==> branch harbor: inputs <==
==> flow/design.v <==
module pow_5_pipe
(
    input             clock,
    input      [17:0] n,
    output reg [17:0] n_pow_5
);
    reg [17:0] n_1, n_2, n_3;
    reg [17:0] n_pow_2, n_pow_3, n_pow_4;
    always @(posedge clock)
    begin
        n_1 <= n;
        n_2 <= n_1;
        n_3 <= n_2;
        n_pow_2 <= n * n;
        n_pow_3 <= n_pow_2 * n_1;
        n_pow_4 <= n_pow_3 * n_2;
        n_pow_5 <= n_pow_4 * n_3;
    end
endmodule
==> flow/run.sh <==
#!/bin/bash
# the make line also repeats each setting of config.mk as NAME=value (left out here)
make -C /OpenROAD-flow-scripts/flow DESIGN_CONFIG=/design/flow/config.mk WORK_HOME=/design/flow/orfs CLKGATE_MAP_FILE= finish
==> flow/config.mk <==
export PLATFORM = sky130hd
export DESIGN_NAME = pow_5_pipe
export DESIGN_NICKNAME = pow_5_pipe
export VERILOG_FILES = /design/flow/design.v
export SDC_FILE = /design/flow/constraint.sdc
export NUM_CORES = 4
export LEC_CHECK = 0
export ABC_AREA = 0
export CAP_MARGIN = 35
export CELL_PAD_IN_SITES_DETAIL_PLACEMENT = 1
export CELL_PAD_IN_SITES_GLOBAL_PLACEMENT = 3
export CORE_MARGIN = 3
export CORE_UTILIZATION = 18
export GPL_ROUTABILITY_DRIVEN = 1
export GPL_TIMING_DRIVEN = 0
export MAX_ROUTING_LAYER = met4
export MIN_ROUTING_LAYER = met2
export PLACE_DENSITY_LB_ADDON = 0.28
export SLEW_MARGIN = 40
==> flow/constraint.sdc <==
create_clock -name core_clock -period 6.33 [get_ports {clock}]
set_input_delay 1.2660 -clock core_clock [delete_from_list [all_inputs] [get_ports {clock}]]
set_output_delay 1.2660 -clock core_clock [all_outputs]
set_load 0.01 [all_outputs]
==> inputs of branch ember, as changes to branch harbor <==
==> flow/config.mk (replaced) <==
export PLATFORM = sky130hd
export DESIGN_NAME = pow_5_pipe
export DESIGN_NICKNAME = pow_5_pipe
export VERILOG_FILES = /design/flow/design.v
export SDC_FILE = /design/flow/constraint.sdc
export NUM_CORES = 4
export LEC_CHECK = 0
export CAP_MARGIN = 20
export CORE_MARGIN = 2
export CORE_UTILIZATION = 64
export CTS_CLUSTER_DIAMETER = 306
export CTS_CLUSTER_SIZE = 100
export SLEW_MARGIN = 20
==> flow/constraint.sdc (replaced) <==
create_clock -name core_clock -period 6.4 [get_ports {clock}]
set_input_delay 1.2800 -clock core_clock [delete_from_list [all_inputs] [get_ports {clock}]]
set_output_delay 1.2800 -clock core_clock [all_outputs]
set_load 0.01 [all_outputs]
==> results <==
item                                                 branch harbor  branch ember
Number of antenna repair diodes                                  6             0
Final hold slack                                            376 ps        366 ps
Horiz. Die Dim                                              349 um        186 um
Slew Limit Headroom                                          0.427         0.428
Row Count                                                      125            66
Final setup slack of the worst path                         248 ps        275 ps
Largest net degree at the start of global routing               17            19
Outcome                           no timing/DRC/antenna violations  no timing/DRC/antenna violations
Summed area of non-filler cells in the final layout      24100 um2     22900 um2
Worst Reg2Reg Path Length in Cells                              15            14
Met3 global-route usage                                      0.251        0.0346
Crit-path max cell delay                                    560 ps        640 ps

* * *

==> run P <==
Starts from the design.v that is shown in full above.
clock: 3.96 ns
lec_check: 0
abc_area: 1
cap_margin: 20
core_margin: 2
core_utilization: 72
max_routing_layer: met4
place_density: 0.69
setup_slack_margin: 1.18
slew_margin: 20
tns_end_percent: 5
run.sh (not shown) runs the stock make flow with config.mk's settings and CLKGATE_MAP_FILE=.
==> run H: changes against run P <==
--- a/flow/config.mk
+++ b/flow/config.mk
@@ -7,3 +7,2 @@
 export LEC_CHECK = 0
-export ABC_AREA = 1
 export CAP_MARGIN = 20
@@ -11,6 +10,5 @@
 export CORE_UTILIZATION = 72
+export CTS_CLUSTER_SIZE = 50
 export MAX_ROUTING_LAYER = met4
-export PLACE_DENSITY = 0.69
-export SETUP_SLACK_MARGIN = 1.18
+export PLACE_DENSITY = 0.65
 export SLEW_MARGIN = 20
-export TNS_END_PERCENT = 5
==> flow/constraint.sdc (replaced) <==
create_clock -name core_clock -period 4.38 [get_ports {clock}]
set_input_delay 0.8760 -clock core_clock [delete_from_list [all_inputs] [get_ports {clock}]]
set_output_delay 0.8760 -clock core_clock [all_outputs]
set_load 0.01 [all_outputs]
==> run X: changes against run P <==
--- a/flow/config.mk
+++ b/flow/config.mk
@@ -8,9 +8,8 @@
 export ABC_AREA = 1
-export CAP_MARGIN = 20
+export CAP_MARGIN = 40
 export CORE_MARGIN = 2
 export CORE_UTILIZATION = 72
-export MAX_ROUTING_LAYER = met4
-export PLACE_DENSITY = 0.69
-export SETUP_SLACK_MARGIN = 1.18
+export CTS_CLUSTER_SIZE = 22
+export PLACE_DENSITY = 0.73
+export SETUP_SLACK_MARGIN = 0.19
 export SLEW_MARGIN = 20
-export TNS_END_PERCENT = 5
==> flow/constraint.sdc (replaced) <==
create_clock -name core_clock -period 5.37 [get_ports {clock}]
set_input_delay 1.0740 -clock core_clock [delete_from_list [all_inputs] [get_ports {clock}]]
set_output_delay 1.0740 -clock core_clock [all_outputs]
set_load 0.01 [all_outputs]
==> notes <==
- Run P produced a layout that fails on negative setup slack. Run H did not get past global routing (5_1_grt) with GRT-0232. Run X produced a clean layout.
- Synthesized area is the same in run P and run X.
- In run X the non-clock buffer count is lower than in run P, by 225.
- In critical path depth, run P and run X do not differ.
